==> fjord: inputs <==
==> flow/design.v <==
`timescale 1ns / 1ps
module helper_bcd_to_7seg(
    input wire [3:0] bcd_in,
    output reg [6:0] seg_out
);
    always @(*) begin
        case (bcd_in)
            4'd0: seg_out = 7'b1000000;
            4'd1: seg_out = 7'b1111001;
            4'd2: seg_out = 7'b0100100;
            4'd3: seg_out = 7'b0110000;
            4'd4: seg_out = 7'b0011001;
            4'd5: seg_out = 7'b0010010;
            4'd6: seg_out = 7'b0000010;
            4'd7: seg_out = 7'b1111000;
            4'd8: seg_out = 7'b0000000;
            4'd9: seg_out = 7'b0010000;
            4'd10: seg_out = 7'b0111111;  
            default: seg_out = 7'b1111111;  
        endcase
    end
endmodule
`timescale 1ns / 1ps
module seven_seg_display(
    input wire clk,
    input wire reset,  
    input wire [15:0] bcd_digit,   
    output wire [6:0] seg,  
    output wire [3:0] an            
);
    reg [2:0] digit_index;
    reg [3:0] current_bcd;
    reg [19:0] refresh_counter;
    wire [6:0] seg_out;
    helper_bcd_to_7seg d5 (.bcd_in(current_bcd),.seg_out(seg_out));
    always @(posedge clk or posedge reset) begin
        if (reset) begin
            refresh_counter <= 0;
            digit_index <= 0;
        end else begin
            refresh_counter <= refresh_counter + 1;
            if (refresh_counter == 10) begin
                refresh_counter <= 0;
                digit_index <= digit_index + 1;
                if (digit_index == 3'd3)  
                    digit_index <= 0;
            end
        end
    end
    always @(*) begin
        case (digit_index)
            3'd0: current_bcd = bcd_digit[3:0];      
            3'd1: current_bcd = bcd_digit[7:4];      
            3'd2: current_bcd = bcd_digit[11:8];     
            3'd3: current_bcd = bcd_digit[15:12];    
            default: current_bcd = 4'd15;            
        endcase
    end 
    assign seg = seg_out;
reg [3:0] an_reg;
always @(*) begin
    case (digit_index)
        3'd0: an_reg = 4'b1110;  
        3'd1: an_reg = 4'b1101;  
        3'd2: an_reg = 4'b1011;  
        3'd3: an_reg = 4'b0111;  
        default: an_reg = 4'b1111;
    endcase
end
assign an = an_reg;
endmodule
`timescale 1ns / 1ps
module bin_to_bcd #( parameter W = 18)   
  ( input [W-1:0] bin,   
    output reg [W+(W-4)/3:0] bcd);  
  integer i,j;
  always @(bin) begin
    for(i = 0; i <= W+(W-4)/3; i = i+1) bcd[i] = 0;      
    bcd[W-1:0] = bin;                                    
    for(i = 0; i <= W-4; i = i+1)                        
      for(j = 0; j <= i/3; j = j+1)                      
        if (bcd[W-i+4*j -: 4] > 4)                       
          bcd[W-i+4*j -: 4] = bcd[W-i+4*j -: 4] + 4'd3;  
  end
endmodule
`timescale 1ns / 1ps
  module serial_parallel_multiplier(
    input clk, rst,
    input start,
    input [7:0] x, y,
    output reg [15:0] P,
    output reg flag
    );
     reg state;
    reg [7:0] x_reg;
    reg [7:0] y_reg;
    reg s;
    reg [3:0] counter;
    always @(posedge clk , posedge rst) begin
        if (rst) begin
            flag <= 0;
            x_reg <= 0;
            y_reg <= 0;
            P <= 0;
            counter <= 0;
            state <= 0;
        end
        else if (start && state == 0) begin
            state <= 1;
            flag <= 0;
               s <= x[7] ^ y[7];
            y_reg <= y[7] ? (~y + 1) : y;
            x_reg <= x[7] ? (~x + 1) : x;
                P <= 0;
           counter <= 8;
        end
        else if (state) begin
            if (counter > 0) begin
                P <= P + (y_reg[0] ? ({8'b0, x_reg} << (8 - counter)) : 0);
                y_reg <= {y_reg[7], y_reg[7:1]};
                counter <= counter - 1;
            end
            else begin
                P <= s ? (~P + 1) : P;
                flag <= 1;
                state <= 0;
            end
        end
    end
endmodule
`timescale 1ns / 1ps
module top_control_unit(
    input wire clk,
    input wire reset,
    input wire btnL,
    input wire btnR,
    input wire btnC,
    input wire [7:0] multiplicand,
    input wire [7:0] multiplier,
    output wire [6:0] seg,
    output wire [3:0] an,
    output led
);
    wire left_pressed, right_pressed, start_pressed;
    pushbutton_detector pb_left (
        .clk(clk),
        .reset(reset),
        .x(btnL),
        .z(left_pressed)
    );
    pushbutton_detector pb_right (
        .clk(clk),
        .reset(reset),
        .x(btnR),
        .z(right_pressed)
    );
    pushbutton_detector pb_center (
        .clk(clk),
        .reset(reset),
        .x(btnC),
        .z(start_pressed)
    );
    wire [15:0] product;
    wire done;
    serial_parallel_multiplier spm (
        .clk(clk),
        .rst(reset),
        .start(start_pressed),
        .x(multiplicand),
        .y(multiplier),
        .P(product),
        .flag(done)
    );
    assign led = done;
    wire [19:0] bcd_unsigned;
    wire sign_bit = product[15];
    wire [15:0] productabs = sign_bit ? (~product + 1) : product;
    bin_to_bcd #(.W(16)) converter (
        .bin(productabs),
        .bcd(bcd_unsigned)
    );
    reg [1:0] state;
    wire [3:0] d0 = bcd_unsigned[3:0];
    wire [3:0] d1 = bcd_unsigned[7:4];
    wire [3:0] d2 = bcd_unsigned[11:8];
    wire [3:0] d3 = bcd_unsigned[15:12];
    wire [3:0] d4 = bcd_unsigned[19:16];
    wire [3:0] d5 = sign_bit ? 4'd10 : 4'd15;
    reg [15:0] active_digits;   
    wire tick;
    clockDivider #(50) divide (clk,reset,tick);
   always @(posedge clk or posedge reset) begin
    if (reset)
        state <= 0;
    else if (tick) begin
        case (state)
            2'd0: if (right_pressed) state <= 1;
            2'd1: begin
                if (right_pressed) state <= 2;
                else if (left_pressed) state <= 0;
            end
            2'd2: if (left_pressed) state <= 1;
            default: state <= 0;
        endcase
    end
end
    always @(*) begin
        case (state)
            2'd0: active_digits = {d5, d4, d3, d2};  
            2'd1: active_digits = {d5, d3, d2, d1};  
            2'd2: active_digits = {d5, d2, d1, d0};  
            default: active_digits = {d5, d4, d3, d2};
        endcase
    end
    seven_seg_display display_unit (
        .clk(clk),
        .reset(reset),
        .bcd_digit(active_digits),  
        .seg(seg),
        .an(an)
    );
endmodule
module pushbutton_detector(
input clk,reset,x,
output z
    );
wire tick;
clockDivider #(50) divide (clk,reset,tick);
wire out;
debouncer deb(clk,tick,reset,x,out);
wire out2;
synchronizer sync(clk,tick,reset,out,out2);
wire out3;
rising_edge rizz(clk,tick,reset,out2,out3);
assign z = out3;     
endmodule
module rising_edge(
input clk, en, reset, x,
output reg z
    );
    reg x_prev;
    always @(posedge clk or posedge reset) begin
        if (reset) begin
            x_prev <= 0;
            z <= 0;
        end else if (en) begin
            z <= x & ~x_prev;   
            x_prev <= x;
        end
    end
endmodule
module debouncer(input clk, en, rst, in, output out);
reg q1,q2,q3;
always@(posedge clk, posedge rst) begin
if(rst == 1'b1) begin
q1 <= 0;
q2 <= 0;
q3 <= 0;
end
else if (en) begin
q1 <= in;
q2 <= q1;
q3 <= q2;
end
end
assign out = (rst) ? 0 : q1&q2&q3;
endmodule
module synchronizer ( input wire clk, en, rst, sig, output reg sig1 );
 reg meta;
 always @(posedge clk, posedge rst) begin
 if (rst) begin
 meta <= 0;
 sig1 <= 0;
 end
 else if (en) begin
 meta <= sig;
 sig1 <= meta;
 end
 end
endmodule
module clockDivider #(parameter n = 50000000)
(input clk, rst, output tick);
wire [31:0] count;
reg clk_out;
counter_x_bit #(32,n) counterMod
(.clk(clk), .reset(rst),.en(1'b1), .count(count));
assign tick = (count == n-1) && !clk_out;
always @ (posedge clk, posedge rst) begin
if (rst)  
clk_out <= 0;
else if (count == n-1)
clk_out <= ~ clk_out;
end
endmodule
module counter_x_bit #(parameter x = 3, n = 6)
(input clk, reset, en, output reg [x-1:0] count);
always @(posedge clk, posedge reset) begin
if (reset == 1)
    count <= 0; 
else if(!en)
    count <= count; 
else if(count == n-1)
    count <= 0; 
else
    count <= count + 1;
end
endmodule
==> flow/run.sh <==
#!/bin/bash
# the make line also repeats each setting of config.mk as NAME=value (left out here)
make -C /OpenROAD-flow-scripts/flow DESIGN_CONFIG=/design/flow/config.mk WORK_HOME=/design/flow/orfs CLKGATE_MAP_FILE= finish
==> flow/config.mk <==
export PLATFORM = sky130hd
export DESIGN_NAME = top_control_unit
export DESIGN_NICKNAME = top_control_unit
export VERILOG_FILES = /design/flow/design.v
export SDC_FILE = /design/flow/constraint.sdc
export NUM_CORES = 4
export LEC_CHECK = 0
export CAP_MARGIN = 15
export CELL_PAD_IN_SITES_DETAIL_PLACEMENT = 0
export CELL_PAD_IN_SITES_GLOBAL_PLACEMENT = 2
export CORE_MARGIN = 2
export CORE_UTILIZATION = 57
export CTS_CLUSTER_DIAMETER = 164
export CTS_CLUSTER_SIZE = 98
export MAX_ROUTING_LAYER = met4
export PLACE_DENSITY_LB_ADDON = 0.12
export SLEW_MARGIN = 10
export TNS_END_PERCENT = 65
==> flow/constraint.sdc <==
create_clock -name core_clock -period 22.0 [get_ports {clk}]
set_input_delay 4.4000 -clock core_clock [delete_from_list [all_inputs] [get_ports {clk}]]
set_output_delay 4.4000 -clock core_clock [all_outputs]
set_load 0.01 [all_outputs]
==> nickel: changes against fjord <==
CAP_MARGIN = 20   (was 15)
CELL_PAD_IN_SITES_DETAIL_PLACEMENT = not set   (was 0)
CELL_PAD_IN_SITES_GLOBAL_PLACEMENT = not set   (was 2)
CORE_UTILIZATION = 68   (was 57)
CTS_CLUSTER_DIAMETER = not set   (was 164)
CTS_CLUSTER_SIZE = not set   (was 98)
MAX_ROUTING_LAYER = not set   (was met4)
PLACE_DENSITY_LB_ADDON = not set   (was 0.12)
SLEW_MARGIN = 20   (was 10)
TNS_END_PERCENT = not set   (was 65)
==> flow/constraint.sdc (replaced) <==
create_clock -name core_clock -period 26.8 [get_ports {clk}]
set_input_delay 5.3600 -clock core_clock [delete_from_list [all_inputs] [get_ports {clk}]]
set_output_delay 5.3600 -clock core_clock [all_outputs]
set_load 0.01 [all_outputs]
==> indigo: changes against fjord <==
ABC_AREA = 1   (was not set)
CAP_MARGIN = 20   (was 15)
CELL_PAD_IN_SITES_DETAIL_PLACEMENT = not set   (was 0)
CELL_PAD_IN_SITES_GLOBAL_PLACEMENT = not set   (was 2)
CORE_UTILIZATION = 72   (was 57)
CTS_CLUSTER_DIAMETER = 236   (was 164)
CTS_CLUSTER_SIZE = not set   (was 98)
MAX_ROUTING_LAYER = not set   (was met4)
PLACE_DENSITY_LB_ADDON = 0.2   (was 0.12)
SETUP_SLACK_MARGIN = -0.97   (was not set)
SLEW_MARGIN = 20   (was 10)
TNS_END_PERCENT = not set   (was 65)
==> flow/constraint.sdc (replaced) <==
create_clock -name core_clock -period 15.8 [get_ports {clk}]
set_input_delay 3.1600 -clock core_clock [delete_from_list [all_inputs] [get_ports {clk}]]
set_output_delay 3.1600 -clock core_clock [all_outputs]
set_load 0.01 [all_outputs]
==> reports/qor.yml <==
synthesis:
  post_synth_xor_area_fraction: 0.105
  synthAdderAreaFrac: 0.0540
  post_synth_ao_oa_area_fraction: 0.239
  syn_area_per_cell_sq_um: 8.38
  ys_seq_frac: 0.282
outcome:
  stop_stage: "global placement without I/O"
  tool.error: "[ERROR FLW-0024] Place density exceeds 1.0 (current PLACE_DENSITY_LB_ADDON =  0.12). Please check if the value of  PLACE_DENSITY_LB_ADDON is between 0 and 0.99."
  status: "aborted with a tool error"
floorplan:
  total_die_size_sq_um: 35500
That was fjord.
==> reports/qor.yml <==
floorplan:
  total_die_size_sq_um: 29900
timing:
  worst_clock_skew_ps: 7.72
synthesis:
  synthAdderAreaFrac: 0.0540
  ys_seq_frac: 0.282
  post_synth_ao_oa_area_fraction: 0.239
outcome:
  status: "complete, no violations"
That was nickel.
==> reports/qor.yml <==
outcome:
  status: "complete, no violations"
synthesis:
  ys_seq_frac: 0.291
  synthAdderAreaFrac: 0.0557
  ys.flop_type: "dfrtp_1"
  post_synth_xor_area_fraction: 0.0339
floorplan:
  total_die_size_sq_um: 27400
route:
  detail-route-antenna-nets: 0
timing:
  achievable-frequency_ghz: 0.0661
setup_path:
  r2r_slack_ps: 10440
grt:
  gr-max-usage-layer: "met2"
final_layout:
  final_cell_count_no_fill: 3264
That was indigo.
